==> wip/raven <==
Design aoc_day2, start of the top module:
module aoc_day2 (
    input         clock,
    input         reset,
    input  [63:0] data_value,
    input         data_valid,
    output        data_ready,
    output        result_valid,
    output [63:0] result_value
);
    wire [1:0] debug_unused;
    aoc aoc (
        .clock        (clock),
        .reset        (reset),
        .puzzle       (5'b00100),
        .data_value   (data_value),
        .data_valid   (data_valid),
        .data_ready   (data_ready),
        .result_valid (result_valid),
        .result_value (result_value),
        .debug        (debug_unused)
    );
endmodule
Settings: LEC_CHECK=0, ABC_AREA=0, CAP_MARGIN=20, CELL_PAD_IN_SITES_DETAIL_PLACEMENT=1, CELL_PAD_IN_SITES_GLOBAL_PLACEMENT=0, CORE_ASPECT_RATIO=0.71, CORE_MARGIN=2, CORE_UTILIZATION=32, CTS_CLUSTER_SIZE=85, GPL_ROUTABILITY_DRIVEN=1, MIN_ROUTING_LAYER=met1, PLACE_DENSITY_LB_ADDON=0.09, SLEW_MARGIN=20, TNS_END_PERCENT=60; clock period 5.78 ns.
run.sh (not shown) runs the stock make flow with config.mk's settings and CLKGATE_MAP_FILE=.
==> inputs of wip/willow, as changes to wip/raven <==
Settings changed: ABC_AREA 0 to not set, CELL_PAD_IN_SITES_DETAIL_PLACEMENT 1 to not set, CELL_PAD_IN_SITES_GLOBAL_PLACEMENT 0 to not set, CORE_ASPECT_RATIO 0.71 to not set, CORE_UTILIZATION 32 to 72, CTS_CLUSTER_SIZE 85 to 41, GPL_ROUTABILITY_DRIVEN 1 to not set, MIN_ROUTING_LAYER met1 to not set, PLACE_DENSITY set to 0.92, PLACE_DENSITY_LB_ADDON 0.09 to not set, SETUP_SLACK_MARGIN set to 0.32, TNS_END_PERCENT 60 to not set.
==> flow/constraint.sdc (replaced) <==
create_clock -name core_clock -period 3.22 [get_ports {clock}]
set_input_delay 0.6440 -clock core_clock [delete_from_list [all_inputs] [get_ports {clock}]]
set_output_delay 0.6440 -clock core_clock [all_outputs]
set_load 0.01 [all_outputs]
==> impl_metrics.env <==
# source this file to load flow results
export IMPL_status="did not finish"
export IMPL_stop_stage="global routing (5_1_grt)"
export IMPL_error_line="[ERROR GRT-0232] Routing congestion too high. Check the congestion heatmap in the GUI."
export IMPL_die_size_y_um=186
export IMPL_numCtsBuffers=42
export IMPL_use_met1_pct=86.0
export IMPL_grtUsageMet2_pct=105
export IMPL_dp_worst_setup_slack_ps=-66.4
export IMPL_core_area_mm2=0.0326
export IMPL_post_dp_cell_area_mm2=0.0260
export IMPL_grt_use_total_pct=88.2
export IMPL_die_x_um=186
export IMPL_fp_util_pct=73.4
-- figures above: wip/willow

==> impl_metrics.env <==
# yosys + openroad results
export IMPL_status="finished clean"
export IMPL_grt_use_total_pct=20.3
export IMPL_clockBufferDepth=3
export IMPL_core_area_mm2=0.0740
export IMPL_fp_util_pct=32.3
export IMPL_grt_ovfl_total=0
export IMPL_use_met1_pct=29.5
export IMPL_p_per_area_mw_per_mm2=484
export IMPL_die_size_y_um=234
export IMPL_numCtsBuffers=46
export IMPL_drt_iter0_drc=1037
export IMPL_most_common_cell="nand2_1"
export IMPL_die_x_um=329
export IMPL_warning_count=81
export IMPL_dp_worst_setup_slack_ps=1870
export IMPL_design_seq_count=397
export IMPL_grtUsageMet2_pct=32.6
-- figures above: wip/raven


==> 07-07: inputs <==
aoc_day2 again, from the RTL that the note above started with.
clock: 5.85 ns
lec_check: 0
abc_area: 0
cap_margin: 10
cell_pad_in_sites_detail_placement: 2
cell_pad_in_sites_global_placement: 1
core_aspect_ratio: 1.34
core_margin: 10
core_utilization: 58
cts_cluster_diameter: 309
cts_cluster_size: 93
gpl_routability_driven: 0
gpl_timing_driven: 1
hold_slack_margin: 0.28
max_routing_layer: met5
min_routing_layer: met1
place_density: 0.37
slew_margin: 30
tns_end_percent: 95
==> inputs of 11-28, as changes to 07-07 <==
ABC_AREA = default   (was 0)
CAP_MARGIN = 20   (was 10)
CELL_PAD_IN_SITES_DETAIL_PLACEMENT = default   (was 2)
CELL_PAD_IN_SITES_GLOBAL_PLACEMENT = default   (was 1)
CORE_ASPECT_RATIO = default   (was 1.34)
CORE_MARGIN = 2   (was 10)
CORE_UTILIZATION = 64   (was 58)
CTS_CLUSTER_DIAMETER = default   (was 309)
CTS_CLUSTER_SIZE = default   (was 93)
GPL_ROUTABILITY_DRIVEN = default   (was 0)
GPL_TIMING_DRIVEN = default   (was 1)
HOLD_SLACK_MARGIN = default   (was 0.28)
MAX_ROUTING_LAYER = default   (was met5)
MIN_ROUTING_LAYER = default   (was met1)
PLACE_DENSITY = default   (was 0.37)
SLEW_MARGIN = 20   (was 30)
TNS_END_PERCENT = default   (was 95)
==> flow/constraint.sdc (replaced) <==
create_clock -name core_clock -period 5.62 [get_ports {clock}]
set_input_delay 1.1240 -clock core_clock [delete_from_list [all_inputs] [get_ports {clock}]]
set_output_delay 1.1240 -clock core_clock [all_outputs]
set_load 0.01 [all_outputs]
==> inputs of 12-03, as changes to 07-07 <==
ABC_AREA = default   (was 0)
CAP_MARGIN = 20   (was 10)
CELL_PAD_IN_SITES_DETAIL_PLACEMENT = default   (was 2)
CELL_PAD_IN_SITES_GLOBAL_PLACEMENT = default   (was 1)
CORE_ASPECT_RATIO = default   (was 1.34)
CORE_MARGIN = 2   (was 10)
CTS_CLUSTER_DIAMETER = default   (was 309)
CTS_CLUSTER_SIZE = 30   (was 93)
GPL_ROUTABILITY_DRIVEN = default   (was 0)
GPL_TIMING_DRIVEN = default   (was 1)
HOLD_SLACK_MARGIN = default   (was 0.28)
MAX_ROUTING_LAYER = default   (was met5)
PLACE_DENSITY = 0.66   (was 0.37)
==> flow/constraint.sdc (replaced) <==
create_clock -name core_clock -period 3.01 [get_ports {clock}]
set_input_delay 0.6020 -clock core_clock [delete_from_list [all_inputs] [get_ports {clock}]]
set_output_delay 0.6020 -clock core_clock [all_outputs]
set_load 0.01 [all_outputs]
==> reports/qor.log <==
[run_status] result of the run aborted with a tool error
[run_status] failing step detailed placement (3_5_place_dp)
[run_status] tool error message [ERROR DPL-0033] detailed placement checks failed during check placement.
[floorplan] die outline width 195 um
[floorplan] die extent in y 255 um
[floorplan] num rows 86
[floorplan] number of primary I/O pins 133
[logic_synthesis] number of cells in the yosys synthesis report 3083
[logic_synthesis] synthesized area per cell 7.76 um2
[logic_synthesis] instance tally after logic synthesis 3083
[floorplan] core outline area 0.0410 mm2
[floorplan] total die size 0.0499 mm2
-- figures above: 07-07

==> reports/qor.log <==
[run_status] result of the run finished clean
[logic_synthesis] instance tally after logic synthesis 3083
[floorplan] num rows 70
[logic_synthesis] synthesized area per cell 7.76 um2
[floorplan] die outline width 197 um
[floorplan] die extent in y 197 um
-- figures above: 11-28

==> reports/qor.log <==
[run_status] result of the run complete, but fails checks
[run_status] SO Faults negative setup slack
[logic_synthesis] instance tally after logic synthesis 3083
[sta] Final Worst Setup Slack -83.2 ps
[floorplan] total die size 0.0429 mm2
[sta] Finish-stage setup viols 3
[floorplan] die outline width 207 um
[floorplan] number of primary I/O pins 133
[logic_synthesis] number of cells in the yosys synthesis report 3083
-- figures above: 12-03


==> trial 95 <==
aoc_day2 again, from the RTL that the note above started with.
==> flow/config.mk <==
export PLATFORM = sky130hd
export DESIGN_NAME = aoc_day2
export DESIGN_NICKNAME = aoc_day2
export VERILOG_FILES = /design/flow/design.v
export SDC_FILE = /design/flow/constraint.sdc
export NUM_CORES = 4
export LEC_CHECK = 0
export CAP_MARGIN = 20
export CORE_MARGIN = 2
export CORE_UTILIZATION = 72
export MAX_ROUTING_LAYER = met4
export PLACE_DENSITY = 0.95
export SETUP_SLACK_MARGIN = 0.94
export SLEW_MARGIN = 20
==> flow/constraint.sdc <==
create_clock -name core_clock -period 3.18 [get_ports {clock}]
set_input_delay 0.6360 -clock core_clock [delete_from_list [all_inputs] [get_ports {clock}]]
set_output_delay 0.6360 -clock core_clock [all_outputs]
set_load 0.01 [all_outputs]
==> trial 97 (differences from trial 95) <==
==> flow/config.mk (replaced) <==
export PLATFORM = sky130hd
export DESIGN_NAME = aoc_day2
export DESIGN_NICKNAME = aoc_day2
export VERILOG_FILES = /design/flow/design.v
export SDC_FILE = /design/flow/constraint.sdc
export NUM_CORES = 4
export LEC_CHECK = 0
export ABC_AREA = 1
export CAP_MARGIN = 20
export CORE_MARGIN = 2
export CORE_UTILIZATION = 40
export CTS_CLUSTER_DIAMETER = 66
export PLACE_DENSITY_LB_ADDON = 0.09
export SLEW_MARGIN = 20
==> flow/constraint.sdc (replaced) <==
create_clock -name core_clock -period 5.0 [get_ports {clock}]
set_input_delay 1.0000 -clock core_clock [delete_from_list [all_inputs] [get_ports {clock}]]
set_output_delay 1.0000 -clock core_clock [all_outputs]
set_load 0.01 [all_outputs]
==> build 4 (differences from trial 95) <==
--- a/flow/config.mk
+++ b/flow/config.mk
@@ -7,8 +7,6 @@
 export LEC_CHECK = 0
 export CAP_MARGIN = 20
 export CORE_MARGIN = 2
-export CORE_UTILIZATION = 72
-export MAX_ROUTING_LAYER = met4
-export PLACE_DENSITY = 0.95
-export SETUP_SLACK_MARGIN = 0.94
+export CORE_UTILIZATION = 67
+export CTS_CLUSTER_SIZE = 20
 export SLEW_MARGIN = 20
==> flow/constraint.sdc (replaced) <==
create_clock -name core_clock -period 3.35 [get_ports {clock}]
set_input_delay 0.6700 -clock core_clock [delete_from_list [all_inputs] [get_ports {clock}]]
set_output_delay 0.6700 -clock core_clock [all_outputs]
set_load 0.01 [all_outputs]
==> flow_summary.yaml <==
# yosys + openroad results
status:
  error: "[ERROR GRT-0232] Routing congestion too high. Check the congestion heatmap in the GUI."
  failing_step: "global routing"
  status: "aborted with a tool error"
die:
  die_h_um: 186
placement:
  postPlaceCellArea_um2: 26200
(the above is from trial 95)
==> flow_summary.yaml <==
# generated from flow reports
status:
  status: "timing/DRC/antenna clean"
placement:
  gp_congestion: 0.932
  postPlaceCellArea_um2: 25700
die:
  die_h_um: 193
finish:
  final_nets: 3377
(the above is from build 4)
==> flow_summary.yaml <==
# generated from flow reports
die:
  die_h_um: 265
final_timing:
  fin_hold_ws_ns: 0.461
worst_setup_path:
  worstSetupStartpointType: "flop"
  worstPathArrival_ns: 3.97
drt:
  met1_length_um: 45500
global_route:
  grt_pass1_vias: 25800
placement:
  postPlaceCellArea_um2: 28800
status:
  status: "timing/DRC/antenna clean"
power:
  powerSeq_uw: 5090
  peakVddDrop_uv: 478
clocking:
  clock_latency_ns: 0.63
(the above is from trial 97)
Power and IR drop assume default switching activity.
